## frameMakerTop
module frameMakerTop (samplePoint, reset, canRX, isError, isStuff, endOverload, BS_onoff, CRCtype, BRS_Stop, invalidBit, CRCcalc_on, CRCtime, ackValue, IDE, EDL, BRS, isRemote, size, frame, frameReady, isStart);
	input wire samplePoint, reset, canRX, isError, isStuff;
	output wire endOverload, BS_onoff, BRS_Stop, invalidBit, CRCcalc_on, CRCtime, ackValue, IDE, EDL, BRS, isRemote, frameReady, isStart;
	output wire [1:0] CRCtype;
	output wire [9:0] size;
	output wire [150:0] frame;
	wire isOverloadFromInterframe, RTR_SRR, RTR_r1;
	interFrameSpace ifs (samplePoint, reset, canRX, frameReady, endOverload, isOverloadFromInterframe, isStart);
	overload ov (samplePoint, reset, canRX, isOverloadFromInterframe, isError, endOverload);
	framecontroller fc (samplePoint, reset, canRX, isStart, isStuff, isError, BS_onoff, CRCtype, BRS_Stop, invalidBit, CRCcalc_on, CRCtime, ackValue, RTR_SRR, IDE, EDL, BRS, RTR_r1, frameReady);
	DatavsRemote dr (RTR_SRR, IDE, RTR_r1, isRemote);
	frameSize fsz (samplePoint, reset, isStuff, isStart, size);
	frameStorage fst (samplePoint, reset, canRX, isStuff, isStart, frame);
endmodule
make LEC_CHECK=0 ABC_AREA=1 CAP_MARGIN=5 CORE_MARGIN=2 CORE_UTILIZATION=72 MAX_ROUTING_LAYER=met4 PLACE_DENSITY_LB_ADDON=0.25 SETUP_SLACK_MARGIN=0.44 SLEW_MARGIN=20 finish   # period 1.54 ns
run.sh (not shown) runs the stock make flow with config.mk's settings and CLKGATE_MAP_FILE=.
The starting point never finished: it broke off in global placement (3_3_place_gp).
==> next run, changes <==
Settings changed: CAP_MARGIN 5 to 20, CORE_UTILIZATION 72 to 54, MAX_ROUTING_LAYER met4 to not set, PLACE_DENSITY_LB_ADDON 0.25 to not set, SETUP_SLACK_MARGIN 0.44 to not set.
Clock period 1.54 ns to 2.24 ns, I/O delays scaled along.
Outcome:
- This time the run passed the timing, design-rule and antenna checks
- die size grows by about 32%
- synthesized cell count is unchanged
- area after synthesis is unchanged
==> next run, changes <==
Settings changed: CORE_UTILIZATION 54 to 40.
Clock period 2.24 ns to 3.01 ns, I/O delays scaled along.
Result:
- The new run ran to the end with no violations
- setup slack gets better by 0.58 ns
- power goes down by 20%
- hold slack gets better by 0.14 ns
==> next run, changes <==
Settings changed: CORE_UTILIZATION 40 to 72, CTS_CLUSTER_SIZE set to 100, TNS_END_PERCENT set to 10.
Clock period 3.01 ns to 2.39 ns, I/O delays scaled along.
The changed run never finished: it broke off in global routing (5_1_grt) on GRT-0232.
Synthesized cell count is unchanged.
Die size went down by well over a third.
Area after synthesis stays the same.
==> next run, changes <==
Settings changed: CTS_CLUSTER_DIAMETER set to 372, CTS_CLUSTER_SIZE 100 to not set, PLACE_DENSITY set to 0.4, TNS_END_PERCENT 10 to not set.
Clock period 2.39 ns to 4.34 ns, I/O delays scaled along.
Outcome:
- The new run produced a clean layout
- synthesized area is unchanged
- synthesized cell count does not change
- die size stays the same

* * *

## red
Starting RTL as in the previous note.
clock: 2.1 ns
lec_check: 0
abc_area: 1
cap_margin: 10
cell_pad_in_sites_detail_placement: 0
core_aspect_ratio: 0.92
core_margin: 2
core_utilization: 71
cts_cluster_diameter: 48
cts_cluster_size: 58
gpl_routability_driven: 0
max_routing_layer: met4
place_density_lb_addon: 0.21
slew_margin: 20
tns_end_percent: 40
Run status, red: aborted in global routing, error GRT-0232
## Diff of input files: blue against red
==> flow/config.mk <==
export PLATFORM = sky130hd
export DESIGN_NAME = frameMakerTop
export DESIGN_NICKNAME = frameMakerTop
export VERILOG_FILES = /design/flow/design.v
export SDC_FILE = /design/flow/constraint.sdc
export NUM_CORES = 4
export LEC_CHECK = 0
export ABC_AREA = 1
export CAP_MARGIN = 20
export CORE_MARGIN = 2
export CORE_UTILIZATION = 40
export SLEW_MARGIN = 20
==> flow/constraint.sdc <==
create_clock -name core_clock -period 5.0 [get_ports {samplePoint}]
set_input_delay 1.0000 -clock core_clock [delete_from_list [all_inputs] [get_ports {samplePoint}]]
set_output_delay 1.0000 -clock core_clock [all_outputs]
set_load 0.01 [all_outputs]
Notes after the runs:
No stage failed in blue, and the final checks on the layout all came back clean.
global routing: red exited with error
Delta (blue minus red): overall die width went up by 33 µm, area after synthesis level, number of CTS-inserted buffers rose 7.
For the number of placement rows, blue came in 40% higher than red did.
NOTE: die size in blue exceeds that of red
red → blue: setup slack after placement now larger, yosys-reported design area after synthesis about even, total cell area at the placement stage went down by 36 µm².
## Diff of input files: green against blue
--- a/flow/config.mk
+++ b/flow/config.mk
@@ -10,3 +10,4 @@
 export CORE_MARGIN = 2
-export CORE_UTILIZATION = 40
+export CORE_UTILIZATION = 67
+export CTS_CLUSTER_SIZE = 41
 export SLEW_MARGIN = 20
==> flow/constraint.sdc <==
create_clock -name core_clock -period 1.7 [get_ports {samplePoint}]
set_input_delay 0.3400 -clock core_clock [delete_from_list [all_inputs] [get_ports {samplePoint}]]
set_output_delay 0.3400 -clock core_clock [all_outputs]
set_load 0.01 [all_outputs]
Findings:
In the summary table, green is marked failed, with error GRT-0232 raised in global routing. The final reports for green and blue show buffer count from post-CTS setup fixing higher in the former. Side by side, weighted congestion reported at the end of routability-driven placement turned out higher in green than in blue. Per the comparison of green with blue, HPWL after detailed placement increased about 18%, core outline area lower, width of the die went down 22%, sequential area share after synthesis flat. green: starting density of the core is 28 points higher than what blue reported. Looking at die size, green sits 39% below blue. Placement-stage worst setup slack in green is 2000 ps lower than in blue. Number of clock buffers inserted by TritonCTS (green / blue): 0.885.
Inputs modified between green and orange:
--- a/flow/config.mk
+++ b/flow/config.mk
@@ -10,4 +10,5 @@
 export CORE_MARGIN = 2
-export CORE_UTILIZATION = 67
-export CTS_CLUSTER_SIZE = 41
+export CORE_UTILIZATION = 40
+export HOLD_SLACK_MARGIN = 0.07
+export MIN_ROUTING_LAYER = met2
 export SLEW_MARGIN = 20
==> flow/constraint.sdc <==
create_clock -name core_clock -period 5.0 [get_ports {samplePoint}]
set_input_delay 1.0000 -clock core_clock [delete_from_list [all_inputs] [get_ports {samplePoint}]]
set_output_delay 1.0000 -clock core_clock [all_outputs]
set_load 0.01 [all_outputs]
## What came out
- orange: PASS, flow complete, no timing, DRC or antenna violations
- Sort orange and green by count of instances resized after the clock tree is built, ascending, and orange comes first.
- Row count (orange over green): increase, 30%
- Compared with green, orange shows total clock buffers created by CTS that has gone up by more than 10%.
- Going from green to orange, die size went up; vertical die dimension now larger; die width increased by 28% relative to the old numbers; placement-stage worst setup slack rose 2130 ps; routability-driven placement congestion ratio went down by 0.093.
- NOTE: instance area at placement in orange falls short of that of green

* * *

Starting RTL as in the previous note.
clock: 5.21 ns
lec_check: 0
abc_area: 0
cap_margin: 20
cell_pad_in_sites_detail_placement: 1
cell_pad_in_sites_global_placement: 2
core_aspect_ratio: 1.18
core_margin: 10
core_utilization: 41
cts_cluster_size: 58
gpl_routability_driven: 1
hold_slack_margin: 0.03
max_routing_layer: met4
place_density_lb_addon: 0.01
slew_margin: 0
tns_end_percent: 40
Next try:
CAP_MARGIN = 10   (was 20)
CELL_PAD_IN_SITES_DETAIL_PLACEMENT = 0   (was 1)
CELL_PAD_IN_SITES_GLOBAL_PLACEMENT = default   (was 2)
CORE_ASPECT_RATIO = 0.82   (was 1.18)
CORE_MARGIN = 2   (was 10)
CORE_UTILIZATION = 59   (was 41)
GPL_ROUTABILITY_DRIVEN = 0   (was 1)
HOLD_SLACK_MARGIN = default   (was 0.03)
PLACE_DENSITY_LB_ADDON = default   (was 0.01)
SLEW_MARGIN = 20   (was 0)
clock period = 2.1 ns   (was 5.21 ns; I/O delays follow)
Global-route usage is higher by 9.0 points.
Final cell count is lower by 2.6%.
Hold slack loses 0.14 ns.
Clock skew is higher by 0.0070 ns.
Sequential power is higher by 150%.
Power is higher by 140%.
Next try:
ABC_AREA = 1   (was 0)
CAP_MARGIN = 20   (was 10)
CELL_PAD_IN_SITES_DETAIL_PLACEMENT = default   (was 0)
CORE_ASPECT_RATIO = default   (was 0.82)
CORE_UTILIZATION = 72   (was 59)
CTS_CLUSTER_SIZE = default   (was 58)
GPL_ROUTABILITY_DRIVEN = default   (was 0)
MAX_ROUTING_LAYER = default   (was met4)
TNS_END_PERCENT = default   (was 40)
clock period = 6.77 ns   (was 2.1 ns; I/O delays follow)
Core utilization grows by 15 points. Sequential share of layout area rises by 2.3 points. Via count rose by 35%. Setup slack gains 2.8 ns. Worst hold slack gets better by 0.097 ns. Count of clock-buffer cells in the layout rose by 2. Flip-flop count stays the same. Power decreases by 67%. Die area drops by 20%.
Next try:
CORE_UTILIZATION = 40   (was 72)
clock period = 3.26 ns   (was 6.77 ns; I/O delays follow)
Routed wire length came out lower by 26%.
Cell count goes up by 9.8%.
Setup slack is worse by 2.0 ns.
Die area grows by 77%.
Synthesized area does not change.
Total power is higher by 110%.
Non-clock buffer count grows by 5.
Count of clock-buffer cells in the layout rises by 6.
Design area climbs by 2.4%.

* * *

Starting RTL as in the previous note.
export LEC_CHECK = 0
export ABC_AREA = 0
export CAP_MARGIN = 10
export CELL_PAD_IN_SITES_DETAIL_PLACEMENT = 0
export CORE_ASPECT_RATIO = 0.82
export CORE_MARGIN = 2
export CORE_UTILIZATION = 71
export CTS_CLUSTER_DIAMETER = 48
export CTS_CLUSTER_SIZE = 58
export GPL_ROUTABILITY_DRIVEN = 0
export MAX_ROUTING_LAYER = met4
export PLACE_DENSITY = 0.36
export SLEW_MARGIN = 20
export TNS_END_PERCENT = 40
create_clock -name core_clock -period 2.1 [get_ports {samplePoint}]
The starting point completed, yet does not pass: negative setup slack.
Rerun with:
ABC_AREA = 1   (was 0)
CAP_MARGIN = 20   (was 10)
CELL_PAD_IN_SITES_DETAIL_PLACEMENT = unset   (was 0)
CORE_ASPECT_RATIO = unset   (was 0.82)
CORE_UTILIZATION = 66   (was 71)
CTS_CLUSTER_DIAMETER = unset   (was 48)
CTS_CLUSTER_SIZE = unset   (was 58)
GPL_ROUTABILITY_DRIVEN = unset   (was 0)
PLACE_DENSITY = unset   (was 0.36)
SETUP_SLACK_MARGIN = 0.44   (was unset)
TNS_END_PERCENT = unset   (was 40)
clock period = 1.54 ns   (was 2.1 ns; I/O delays follow)
=>
- The new run did not get past clock tree synthesis, error DPL-0038
- area after synthesis drops by 2.6%
- die area climbs by 4.6%
- synthesized cell count goes up by 25%
Rerun with:
CORE_UTILIZATION = 27   (was 66)
MAX_ROUTING_LAYER = unset   (was met4)
SETUP_SLACK_MARGIN = unset   (was 0.44)
clock period = 3.01 ns   (was 1.54 ns; I/O delays follow)
After rerunning:
- Now the flow ran to the end with no violations
- area after synthesis is unchanged
- die area went up by 140%
- synthesized cell count is unchanged

* * *

frameMakerTop again, from the RTL that the note above started with.
Design frameMakerTop, start of the top module:
module frameMakerTop (samplePoint, reset, canRX, isError, isStuff, endOverload, BS_onoff, CRCtype, BRS_Stop, invalidBit, CRCcalc_on, CRCtime, ackValue, IDE, EDL, BRS, isRemote, size, frame, frameReady, isStart);
export LEC_CHECK = 0
export ABC_AREA = 1
export CAP_MARGIN = 20
export CORE_MARGIN = 2
export CORE_UTILIZATION = 72
export CTS_CLUSTER_DIAMETER = 345
export PLACE_DENSITY = 0.39
export SETUP_SLACK_MARGIN = 0.9
export SLEW_MARGIN = 20
export TNS_END_PERCENT = 5
create_clock -name core_clock -period 3.31 [get_ports {samplePoint}]
Next try:
CTS_CLUSTER_DIAMETER = 192   (was 345)
CTS_CLUSTER_SIZE = 53   (was not set)
PLACE_DENSITY = not set   (was 0.39)
SETUP_SLACK_MARGIN = 0.51   (was 0.9)
TNS_END_PERCENT = not set   (was 5)
clock period = 2.25 ns   (was 3.31 ns; I/O delays follow)
The new run aborted during global routing, error DPL-0038.
Die area is unchanged.
Synthesized cell count does not change.
Area after synthesis stays the same.
Next try:
ABC_AREA = not set   (was 1)
CORE_UTILIZATION = 38   (was 72)
CTS_CLUSTER_DIAMETER = not set   (was 192)
CTS_CLUSTER_SIZE = 11   (was 53)
GPL_TIMING_DRIVEN = 0   (was not set)
SETUP_SLACK_MARGIN = not set   (was 0.51)
clock period = 5.0 ns   (was 2.25 ns; I/O delays follow)
=> The changed run finished clean. Synthesized cell count fell by 20%. Die area goes up by about 90%. Area after synthesis increases by 2.6%.
Next try:
CAP_MARGIN = 30   (was 20)
CORE_ASPECT_RATIO = 1.41   (was not set)
MAX_ROUTING_LAYER = met4   (was not set)
MIN_ROUTING_LAYER = met2   (was not set)
PLACE_DENSITY_LB_ADDON = 0.26   (was not set)
clock period = 2.77 ns   (was 5.0 ns; I/O delays follow)
Outcome: Non-clock buffer count does not change. Final cell count went down by 1.3%. First-iteration DRC count increases to 3.2 times its value. Clock power goes up by 56%. Via count went up by 38%. Total power rose by 69%. Design area goes down by 1.4%. Critical path depth is unchanged.
Next try:
ABC_AREA = 1   (was not set)
CAP_MARGIN = 20   (was 30)
CORE_ASPECT_RATIO = not set   (was 1.41)
CORE_UTILIZATION = 37   (was 38)
CTS_CLUSTER_SIZE = not set   (was 11)
GPL_TIMING_DRIVEN = not set   (was 0)
HOLD_SLACK_MARGIN = 0.07   (was not set)
PLACE_DENSITY_LB_ADDON = not set   (was 0.26)
clock period = 4.28 ns   (was 2.77 ns; I/O delays follow)
The changed run produced a clean layout.
Via count goes up by about 13%.
Sequential share of layout area rose by 0.63 points.
First-iteration DRC count went up by 34%.
Final cell count increases by about 14%.
Design area decreases by about 1.7%.
Sequential cell count is unchanged.
Setup slack is better by 1300 ps.
Clock-buffer cell count goes up by 8.
Non-clock buffer count shrinks by 60.
Synthesized cell count goes up by 25%.
Next try:
CORE_ASPECT_RATIO = 0.75   (was not set)
CORE_MARGIN = 3   (was 2)
CTS_CLUSTER_DIAMETER = 74   (was not set)
clock period = 1.79 ns   (was 4.28 ns; I/O delays follow)
This time the run finished but failed the layout checks on setup timing. Cell count came out higher by a little under a tenth. Combinational power came out higher to 3.7 times its value. Worst setup slack degrades by 1700 ps. Register-to-register slack degrades by 2000 ps.

* * *

try-yarrow:
frameMakerTop again, from the RTL that the note above started with.
==> flow/design.v (excerpt) <==
module frameMakerTop (samplePoint, reset, canRX, isError, isStuff, endOverload, BS_onoff, CRCtype, BRS_Stop, invalidBit, CRCcalc_on, CRCtime, ackValue, IDE, EDL, BRS, isRemote, size, frame, frameReady, isStart);
Settings: LEC_CHECK=0, ABC_AREA=1, CAP_MARGIN=10, CORE_ASPECT_RATIO=0.75, CORE_MARGIN=7, CORE_UTILIZATION=37, CTS_CLUSTER_DIAMETER=332, HOLD_SLACK_MARGIN=0.07, MAX_ROUTING_LAYER=met4, MIN_ROUTING_LAYER=met2, SETUP_SLACK_MARGIN=0.02, SLEW_MARGIN=20, TNS_END_PERCENT=65; clock period 1.88 ns.
[try-yarrow] flow finished | final checks: failed | reasons: setup timing
Changes in try-cedar relative to try-yarrow:
Settings: SETUP_SLACK_MARGIN: 0.02 -> unset; CORE_MARGIN: 7 -> 3; the clock period (ns, I/O delays scaled along): 1.88 -> 1.79.
Findings:
- Comparing pre-placement core utilization for try-cedar and try-yarrow, the smaller number came from try-yarrow.
- The lower worst-margin pin slew came out of try-cedar.
- try-cedar and try-yarrow ended up with roughly the same setup slack.
- From try-yarrow to try-cedar the numbers moved as follows: overall die width lower; area overhead of the layout relative to synthesis lower.
- The final report for try-cedar shows a completed flow and a layout that fails verification, specifically setup timing.
What try-zinc does differently from try-cedar at the input level:
Settings: clearing HOLD_SLACK_MARGIN, which used to be 0.07; swapping 37 for 71 in CORE_UTILIZATION; swapping 0.75 for 0.82 in CORE_ASPECT_RATIO; clearing MIN_ROUTING_LAYER, which used to be met2; putting CELL_PAD_IN_SITES_DETAIL_PLACEMENT at 0 where nothing was set; clearing CTS_CLUSTER_DIAMETER, which used to be 332; putting PLACE_DENSITY_LB_ADDON at 0.25 where nothing was set; swapping 65 for 40 in TNS_END_PERCENT; putting CTS_CLUSTER_SIZE at 58 where nothing was set; swapping 1 for 0 in ABC_AREA; putting GPL_ROUTABILITY_DRIVEN at 0 where nothing was set; swapping 3 for 2 in CORE_MARGIN.
Notes after the runs:
- Of try-cedar and try-zinc, try-cedar shows the lower share of the synthesized netlist area taken by xor and xnor gates, with try-zinc above it.
- Sum of net half-perimeters after detailed placement on try-zinc is behind try-cedar.
- Compared with try-cedar, cell area after synthesis in try-zinc increased by a few percent.
- No final results exist for try-zinc, since it was stopped by error DPL-0033 during clock tree synthesis.
No activity file was given, so power comes from the tool's default toggle rates.
